Design archon_top, start of the top module:
module archon_top (
    input wire clk,
    input wire reset,  
    input wire [15:0] external_entropy_in,  
    input wire [7:0] analog_entropy_raw,    
    input wire [1:0] ml_predicted_action,  
    input wire ml_risk_flag_top,           
    input wire manual_lock_top,            
    input wire analog_lock_override,
    input wire analog_flush_override,
    input wire quantum_override_signal,  
    input wire [1:0] mission_profile,          
    input wire override_authentication_valid,  
    input wire [7:0] entropy_threshold_fsm,    
    output wire [3:0] cpu_debug_pc,
    output wire [15:0] cpu_debug_instr,
    output wire cpu_debug_stall,
    output wire cpu_debug_flush,
    output wire cpu_debug_lock,
    output wire [7:0] cpu_debug_fsm_entropy_log,
    output wire [2:0] cpu_debug_fsm_instr_type_log,
    output wire cpu_debug_hazard_flag,
    output wire [1:0] cpu_debug_fsm_state,
    output wire cpu_debug_shock_detected,
    output wire [1:0] cpu_debug_classified_entropy,
    output wire system_enable_fire_pulse  
);
clock: 25.1 ns
lec_check: 0
abc_area: 0
cap_margin: 40
cell_pad_in_sites_global_placement: 1
core_margin: 10
core_utilization: 41
cts_cluster_diameter: 382
gpl_timing_driven: 1
hold_slack_margin: -0.04
max_routing_layer: met4
setup_slack_margin: -1.98
slew_margin: 20
tns_end_percent: 20
run.sh (not shown) runs the stock make flow with config.mk's settings and CLKGATE_MAP_FILE=.
Change:
ABC_AREA = default   (was 0)
CAP_MARGIN = 20   (was 40)
CELL_PAD_IN_SITES_GLOBAL_PLACEMENT = default   (was 1)
CORE_MARGIN = 2   (was 10)
CORE_UTILIZATION = 70   (was 41)
CTS_CLUSTER_DIAMETER = default   (was 382)
GPL_TIMING_DRIVEN = default   (was 1)
HOLD_SLACK_MARGIN = default   (was -0.04)
MAX_ROUTING_LAYER = default   (was met4)
SETUP_SLACK_MARGIN = default   (was -1.98)
TNS_END_PERCENT = default   (was 20)
clock period = 6.22 ns   (was 25.1 ns; I/O delays follow)
After rerunning:
- This time the run ran to the end with violations: setup timing
- via count goes up by 12%
- clock skew increases by 0.0061 ns
- routed wire length goes up by 4.0%
- final area rose by 4.8%

* * *

Setup of run 1:
archon_top again, from the RTL that the note above started with.
clock: 9.88 ns
lec_check: 0
abc_area: 1
cap_margin: 20
core_margin: 2
core_utilization: 72
cts_cluster_diameter: 224
cts_cluster_size: 15
gpl_routability_driven: 0
max_routing_layer: met4
place_density_lb_addon: 0.06
setup_slack_margin: 0.88
slew_margin: 20
Run 1: all stages done; final checks FAILED (setup timing).
The following lists how run 2 was set up differently from run 1:
Settings: clearing SETUP_SLACK_MARGIN, which used to be 0.88; clearing CTS_CLUSTER_SIZE, which used to be 15; clearing MAX_ROUTING_LAYER, which used to be met4; swapping 72 for 44 in CORE_UTILIZATION; clearing PLACE_DENSITY_LB_ADDON, which used to be 0.06; clearing GPL_ROUTABILITY_DRIVEN, which used to be 0; clearing CTS_CLUSTER_DIAMETER, which used to be 224; clearing ABC_AREA, which used to be 1; swapping 9.88 for 6.73 in the clock period (ns, I/O delays scaled along).
--- outcome ---
- Across run 1 and run 2, no clean finish was achieved.
- To summarise run 1: no stage aborted, but the layout did not pass its checks, failing on setup timing.
- In run 2 the implementation completed, yet the final layout does not meet the checks, the culprit being setup timing.
- When run 2 is set beside run 1, its number of global-route vias before repair turns out to be 1085 smaller.
- Worst endpoint data arrival time on run 2 is down relative to run 1.
- What run 2 reported for number of rows in the core area has to be multiplied by 0.76 to get the figure for run 1.
- Run 2 gives more area of the core than run 1 did.
- Per the comparison of run 2 with run 1, flop share of the area shrank by 3.2 points, largest fanout on the critical path grew by 1.
- Between run 2 and run 1, the core utilization is lower for run 2.
#### Input delta (run 3 over run 2)
Settings: changing CORE_UTILIZATION from 44 to 40; changing the clock period (ns, I/O delays scaled along) from 6.73 to 17.8.
==> results <==
Run 3 ended with every stage complete and zero timing, DRC or antenna violations.
Relative to run 3, the following input files were edited for run 4:
Settings: a change of CORE_UTILIZATION from 40 to 72; an added ABC_AREA of 1; a change of the clock period (ns, I/O delays scaled along) from 17.8 to 23.9.
### Flow results
The wire length in run 4 was lower than what run 3 gave.
Final design instance area without fill (lower): run 4
Compared with run 3, run 4 shows a higher global-route usage.
Density: run 4 denser than run 3
Run 4 against run 3: total routed wire length on the met1 layer -about 13%; total CTS buffers -4; fraction of the cycle the final worst path needs -14 points.
#### Input delta (run 5 over run 4)
Settings: changing CORE_UTILIZATION from 72 to 66; removing ABC_AREA (formerly 1); changing the clock period (ns, I/O delays scaled along) from 23.9 to 13.2.
Results
Compared with run 4, in run 5 arithmetic-cell share of the synthesized area counting full adders, half adders and majority gates fell by 1.3 points; synthesis area per yosys saw an increase; summed area of non-filler cells in the final layout saw an increase.
Run 5 vs. run 4: sequential share of layout area went down.
Run 5 against run 4: quantity of gates resized following cts increased by 5 relative to the old numbers, clock network contribution to total cell area decreased by 0.35 points relative to the old numbers.
Status | run 5 and run 4 | clean
[inputs] run 6 vs run 5
Settings: changing CORE_UTILIZATION from 66 to 52; changing the clock period (ns, I/O delays scaled along) from 13.2 to 10.1.
Findings:
Looking at utilization, run 6 sits 13 points below run 5.
The final reports for run 6 and run 5 show number of clock buffers inserted by TritonCTS higher in the former.
Layout net count of run 6 exceeds that of run 5 slightly.
Total die area, run 6 and run 5: larger value in run 6
Compared with run 5, run 6 shows total setup violations reported at the end of the flow higher by 1.
On number of clock buffers in the layout: run 6 sits above run 5.
What the final checks of run 6 revealed, after a flow that finished every stage, was a layout that fails on setup timing.
